==> trial 1: inputs <==
==> flow/design.v (excerpt) <==
module main_sync(clk, rst, ld_we, ld_addr, ld_data, start, a_addr, b_addr, c_addr,
		count, ready, done, result, rd_addr, rd_data);
parameter N = 32;
input clk;
input rst;
input ld_we;
input [3:0] ld_addr;
input [N-1:0] ld_data;
input start;
input [3:0] a_addr;
input [3:0] b_addr;
input [3:0] c_addr;
input [3:0] count;
output ready;
output reg done;
output [N-1:0] result;
input [3:0] rd_addr;
output [N-1:0] rd_data;
localparam IDLE = 2'd0, FIRST = 2'd1, MUL = 2'd2, WB = 2'd3;
reg [1:0] state;
reg [3:0] cnt;
reg [3:0] dst;
reg [N-1:0] reg_C;
wire [N-1:0] reg_A;
wire [N-1:0] reg_B;
wire [N-1:0] product;
wire go = (state == IDLE) && start;
reg_sync register(.in_address_1(a_addr), .in_address_2(b_addr), .in_address_3(rd_addr),
		.out_data_1(reg_A), .out_data_2(reg_B), .out_data_3(rd_data),
		.write_address_1(ld_addr), .write_address_2(dst),
		.write_data_1(ld_data), .write_data_2(reg_C),
		.write_enable_1(ld_we && (state == IDLE) && !start), .write_enable_2(state == WB),
		.read_enable_1(go), .read_enable_2(go), .read_enable_3(1'b1),
		.rst(rst), .clk(clk));
multiplier mult(.Rm(reg_A), .Rs((state == FIRST) ? reg_B : reg_C), .result(product));
assign ready = (state == IDLE);
assign result = reg_C;
always @(posedge clk) begin
	if (rst) begin
  ...
export LEC_CHECK = 0
export CAP_MARGIN = 30
export CELL_PAD_IN_SITES_DETAIL_PLACEMENT = 1
export CELL_PAD_IN_SITES_GLOBAL_PLACEMENT = 2
export CORE_MARGIN = 2
export CORE_UTILIZATION = 55
export CTS_CLUSTER_DIAMETER = 223
export GPL_ROUTABILITY_DRIVEN = 1
export GPL_TIMING_DRIVEN = 1
export HOLD_SLACK_MARGIN = 0.15
export MIN_ROUTING_LAYER = met2
export PLACE_DENSITY = 0.41
export SLEW_MARGIN = 25
create_clock -name core_clock -period 5.97 [get_ports {clk}]
run.sh (not shown) runs the stock make flow with config.mk's settings and CLKGATE_MAP_FILE=.
==> build 5 (differences from trial 1) <==
- CAP_MARGIN: 30 -> 20
- CELL_PAD_IN_SITES_DETAIL_PLACEMENT: 1 -> not set
- CELL_PAD_IN_SITES_GLOBAL_PLACEMENT: 2 -> not set
- CORE_UTILIZATION: 55 -> 40
- CTS_CLUSTER_DIAMETER: 223 -> 271
- GPL_ROUTABILITY_DRIVEN: 1 -> not set
- GPL_TIMING_DRIVEN: 1 -> not set
- HOLD_SLACK_MARGIN: 0.15 -> not set
- MIN_ROUTING_LAYER: met2 -> not set
- PLACE_DENSITY: 0.41 -> not set
- SETUP_SLACK_MARGIN: not set -> -0.27
- SLEW_MARGIN: 25 -> 20
==> flow/constraint.sdc (replaced) <==
create_clock -name core_clock -period 10.0 [get_ports {clk}]
set_input_delay 2.0000 -clock core_clock [delete_from_list [all_inputs] [get_ports {clk}]]
set_output_delay 2.0000 -clock core_clock [all_outputs]
set_load 0.01 [all_outputs]
==> results <==
Weighted congestion at the end of routability-driven global placement: build 5 0.913; trial 1 1.02
Post-synth tally of flip-flops with integrated enable: build 5 512; trial 1 512
Number of core rows: build 5 130; trial 1 111
Area fraction in full adders, half adders and majority gates: build 5 0.193; trial 1 0.193
Multiplexer fraction of the synthesized cell area: build 5 0.228; trial 1 0.228
Width of the die: build 5 360 um; trial 1 307 um
Number of post-CTS setup repair buffers: build 5 0; trial 1 26
Worst slack at placement: build 5 1.68 ns; trial 1 -1.78 ns
Overall chip area: build 5 0.129 mm^2; trial 1 0.0944 mm^2
Die Ht: build 5 360 um; trial 1 307 um
I/O Pins: build 5 126; trial 1 126
XORs/XNORs by Area: build 5 0.0141; trial 1 0.0141
#FFs+latches synth: build 5 653; trial 1 653
Synthesis Warnings: build 5 2; trial 1 2
Cells after DPL: build 5 5681; trial 1 5525
Core footprint: build 5 0.126 mm^2; trial 1 0.0914 mm^2
Run status: build 5 timing/DRC/antenna clean; trial 1 stopped before the end
Last stage reached: build 5 -; trial 1 global routing (5_1_grt)
Starting utilization of the core area: build 5 0.403; trial 1 0.553
Placed standard-cell area: build 5 0.0534 mm^2; trial 1 0.0556 mm^2
Post-detail-place hpwl: build 5 104000 um; trial 1 134000 um
Post-synthesis sequential area ratio: build 5 0.360; trial 1 0.360
Most used standard cell by instance count after synthesis: build 5 sky130_fd_sc_hd__nor2_1; trial 1 sky130_fd_sc_hd__nor2_1
CTS Buf Count: build 5 69; trial 1 71
Number of gates resized after CTS: build 5 0; trial 1 111

========
==> inputs of run a <==
main_sync again, from the RTL that the note above started with.
export LEC_CHECK = 0
export CAP_MARGIN = 5
export CELL_PAD_IN_SITES_DETAIL_PLACEMENT = 0
export CORE_MARGIN = 2
export CORE_UTILIZATION = 72
export CTS_CLUSTER_DIAMETER = 294
export HOLD_SLACK_MARGIN = -0.09
export PLACE_DENSITY = 0.67
export SETUP_SLACK_MARGIN = 0.8
export SLEW_MARGIN = 35
export TNS_END_PERCENT = 90
create_clock -name core_clock -period 6.17 [get_ports {clk}]
==> run b (differences from run a) <==
==> flow/config.mk (replaced) <==
export PLATFORM = sky130hd
export DESIGN_NAME = main_sync
export DESIGN_NICKNAME = main_sync
export VERILOG_FILES = /design/flow/design.v
export SDC_FILE = /design/flow/constraint.sdc
export NUM_CORES = 4
export LEC_CHECK = 0
export CAP_MARGIN = 20
export CORE_MARGIN = 2
export CORE_UTILIZATION = 40
export GPL_ROUTABILITY_DRIVEN = 0
export HOLD_SLACK_MARGIN = 0.15
export SLEW_MARGIN = 20
==> flow/constraint.sdc (replaced) <==
create_clock -name core_clock -period 5.97 [get_ports {clk}]
set_input_delay 1.1940 -clock core_clock [delete_from_list [all_inputs] [get_ports {clk}]]
set_output_delay 1.1940 -clock core_clock [all_outputs]
set_load 0.01 [all_outputs]
==> run c (differences from run a) <==
--- a/flow/config.mk
+++ b/flow/config.mk
@@ -7,3 +7,3 @@
 export LEC_CHECK = 0
-export CAP_MARGIN = 5
+export CAP_MARGIN = 20
 export CELL_PAD_IN_SITES_DETAIL_PLACEMENT = 0
@@ -12,5 +12,4 @@
 export CTS_CLUSTER_DIAMETER = 294
-export HOLD_SLACK_MARGIN = -0.09
 export PLACE_DENSITY = 0.67
-export SETUP_SLACK_MARGIN = 0.8
+export SETUP_SLACK_MARGIN = -0.39
 export SLEW_MARGIN = 35
==> flow/constraint.sdc (replaced) <==
create_clock -name core_clock -period 5.18 [get_ports {clk}]
set_input_delay 1.0360 -clock core_clock [delete_from_list [all_inputs] [get_ports {clk}]]
set_output_delay 1.0360 -clock core_clock [all_outputs]
set_load 0.01 [all_outputs]
==> results <==
quantity	run c	run b	run a
Switching share of power	30.2%	29.1%	30.2%
Outcome	finished with violations	finished with violations	finished with violations
Violated checks	setup timing	setup timing	setup timing
Actual transition at the worst max-transition pin	1.03 ns	1.11 ns	1.01 ns
Non-clock buffer contribution to total cell area	8.04%	7.67%	7.86%
CLK BUF	81	99	98
Final #Nets	4,996	4,983	5,004
Met1 demand-to-capacity share in global routing	61.2%	34.8%	62.1%
Critical register-to-register path endpoint	reg_C[29]	reg_C[30]	reg_C[28]
Beginning of the worst hold path	dst[1]	dst[0]	dst[0]
Global-route met2 utilization	77.9%	40.5%	76.7%
Max incr delay on CP	0.65 ns	0.57 ns	0.56 ns
Met3 wire length	29.7 mm	18.0 mm	30.0 mm
Maximum clock rate	133 MHz	134 MHz	134 MHz
Count of non-CTS buffers in the layout	524	507	534
Data arrival time at the worst-slack endpoint	8.07 ns	7.97 ns	7.94 ns
Maximum vdd ir drop	0.000484 V	0.000198 V	0.000303 V
Flip-flop and latch power	6.14 mW	5.27 mW	5.16 mW
Number of cells in the design after placement	5,251	5,956	5,262
Comb/total area	52.3%	51.4%	52.5%
Diode insertion count for antenna repair	13	2	6
Buf+Inv Stages, Crit Path	5	6	7

========
==> trial 82: inputs <==
==> flow/design.v <==
`timescale 1ns / 1ps
module multiplier(    Rs, Rm, result  );
parameter N = 32; 
output wire[N-1:0] result;
input wire[N-1:0] Rs;
input wire[N-1:0] Rm;
assign result = Rm*Rs;
endmodule
`timescale 1ns / 1ps
module reg_sync(in_address_1,in_address_2,in_address_3,
						out_data_1,out_data_2,out_data_3,
						write_address_1, write_address_2,
						write_data_1, write_data_2,
						write_enable_1, write_enable_2,
						read_enable_1, read_enable_2, read_enable_3,
						rst, clk );
parameter N = 32;			  
reg [N-1:0] R [15:0];	 
input [3:0]in_address_1;
input [3:0]in_address_2;
input [3:0]in_address_3;
output reg [N-1:0]out_data_1;
output reg [N-1:0]out_data_2;
output reg [N-1:0]out_data_3;
input [3:0] write_address_1;
input[N-1:0] write_data_1;
input [3:0] write_address_2;
input[N-1:0] write_data_2;
input clk;
input rst;
input write_enable_1;
input write_enable_2;
input read_enable_1;
input read_enable_2;
input read_enable_3;
integer i;
always@(posedge clk) begin
	if (rst) begin
		for (i = 0; i < 16; i = i + 1)
			R[i] <= 0;
		out_data_1 <= 0;
		out_data_2 <= 0;
		out_data_3 <= 0;
	end else begin
		if (read_enable_1 == 1)
		out_data_1 <= R[in_address_1];
		if (read_enable_2 == 1)
		out_data_2 <= R[in_address_2];
		if (read_enable_3 == 1)
		out_data_3 <= R[in_address_3];
		if (write_enable_1 == 1) R[write_address_1] <= write_data_1;
		if (write_enable_2 == 1) R[write_address_2] <= write_data_2;
	end
end
endmodule 
`timescale 1ns / 1ps
module main_sync(clk, rst, ld_we, ld_addr, ld_data, start, a_addr, b_addr, c_addr,
		count, ready, done, result, rd_addr, rd_data);
parameter N = 32;
input clk;
input rst;
input ld_we;
input [3:0] ld_addr;
input [N-1:0] ld_data;
input start;
input [3:0] a_addr;
input [3:0] b_addr;
input [3:0] c_addr;
input [3:0] count;
output ready;
output reg done;
output [N-1:0] result;
input [3:0] rd_addr;
output [N-1:0] rd_data;
localparam IDLE = 2'd0, FIRST = 2'd1, MUL = 2'd2, WB = 2'd3;
reg [1:0] state;
reg [3:0] cnt;
reg [3:0] dst;
reg [N-1:0] reg_C;
wire [N-1:0] reg_A;
wire [N-1:0] reg_B;
wire [N-1:0] product;
wire go = (state == IDLE) && start;
reg_sync register(.in_address_1(a_addr), .in_address_2(b_addr), .in_address_3(rd_addr),
		.out_data_1(reg_A), .out_data_2(reg_B), .out_data_3(rd_data),
		.write_address_1(ld_addr), .write_address_2(dst),
		.write_data_1(ld_data), .write_data_2(reg_C),
		.write_enable_1(ld_we && (state == IDLE) && !start), .write_enable_2(state == WB),
		.read_enable_1(go), .read_enable_2(go), .read_enable_3(1'b1),
		.rst(rst), .clk(clk));
multiplier mult(.Rm(reg_A), .Rs((state == FIRST) ? reg_B : reg_C), .result(product));
assign ready = (state == IDLE);
assign result = reg_C;
always @(posedge clk) begin
	if (rst) begin
		state <= IDLE;
		cnt <= 0;
		dst <= 0;
		reg_C <= 0;
		done <= 0;
	end else begin
		done <= 0;
		case (state)
		IDLE: if (start) begin
			cnt <= count;
			dst <= c_addr;
			state <= FIRST;
		end
		FIRST: begin
			if (cnt == 0) begin
				reg_C <= reg_B;
				state <= WB;
			end else begin
				reg_C <= product;
				cnt <= cnt - 1;
				state <= (cnt == 1) ? WB : MUL;
			end
		end
		MUL: begin
			reg_C <= product;
			cnt <= cnt - 1;
			if (cnt == 1) state <= WB;
		end
		WB: begin
			state <= IDLE;
			done <= 1;
		end
		endcase
	end
end
endmodule
==> flow/run.sh <==
#!/bin/bash
# the make line also repeats each setting of config.mk as NAME=value (left out here)
make -C /OpenROAD-flow-scripts/flow DESIGN_CONFIG=/design/flow/config.mk WORK_HOME=/design/flow/orfs CLKGATE_MAP_FILE= finish
==> flow/config.mk <==
export PLATFORM = sky130hd
export DESIGN_NAME = main_sync
export DESIGN_NICKNAME = main_sync
export VERILOG_FILES = /design/flow/design.v
export SDC_FILE = /design/flow/constraint.sdc
export NUM_CORES = 4
export LEC_CHECK = 0
export CAP_MARGIN = 20
export CORE_MARGIN = 2
export CORE_UTILIZATION = 72
export CTS_CLUSTER_SIZE = 35
export PLACE_DENSITY_LB_ADDON = 0.26
export SLEW_MARGIN = 20
==> flow/constraint.sdc <==
create_clock -name core_clock -period 4.92 [get_ports {clk}]
set_input_delay 0.9840 -clock core_clock [delete_from_list [all_inputs] [get_ports {clk}]]
set_output_delay 0.9840 -clock core_clock [all_outputs]
set_load 0.01 [all_outputs]
==> build 23 (differences from trial 82) <==
CAP_MARGIN = 40   (was 20)
CTS_CLUSTER_DIAMETER = 109   (was unset)
CTS_CLUSTER_SIZE = 15   (was 35)
HOLD_SLACK_MARGIN = 0.29   (was unset)
PLACE_DENSITY_LB_ADDON = 0.17   (was 0.26)
SETUP_SLACK_MARGIN = 1.71   (was unset)
TNS_END_PERCENT = 5   (was unset)
==> flow/constraint.sdc (replaced) <==
create_clock -name core_clock -period 5.98 [get_ports {clk}]
set_input_delay 1.1960 -clock core_clock [delete_from_list [all_inputs] [get_ports {clk}]]
set_output_delay 1.1960 -clock core_clock [all_outputs]
set_load 0.01 [all_outputs]
==> build 39 (differences from trial 82) <==
ABC_AREA = 1   (was unset)
CTS_CLUSTER_DIAMETER = 338   (was unset)
CTS_CLUSTER_SIZE = 10   (was 35)
PLACE_DENSITY = 0.43   (was unset)
PLACE_DENSITY_LB_ADDON = unset   (was 0.26)
SETUP_SLACK_MARGIN = 0.6   (was unset)
==> flow/constraint.sdc (replaced) <==
create_clock -name core_clock -period 10.3 [get_ports {clk}]
set_input_delay 2.0600 -clock core_clock [delete_from_list [all_inputs] [get_ports {clk}]]
set_output_delay 2.0600 -clock core_clock [all_outputs]
set_load 0.01 [all_outputs]
==> notes <==
Sequential share of layout area, lowest first: trial 82, build 23, build 39. Fmax: trial 82 is higher than build 39 (about 24%). Total power: build 39 < build 23 < trial 82. Build 39 produced a clean layout. Trial 82 finished but fails on negative setup slack. Build 23 ran to the end with violations: negative setup slack. Utilization, lowest first: build 39, build 23, trial 82.
Power is estimated from default activity; no workload was simulated.
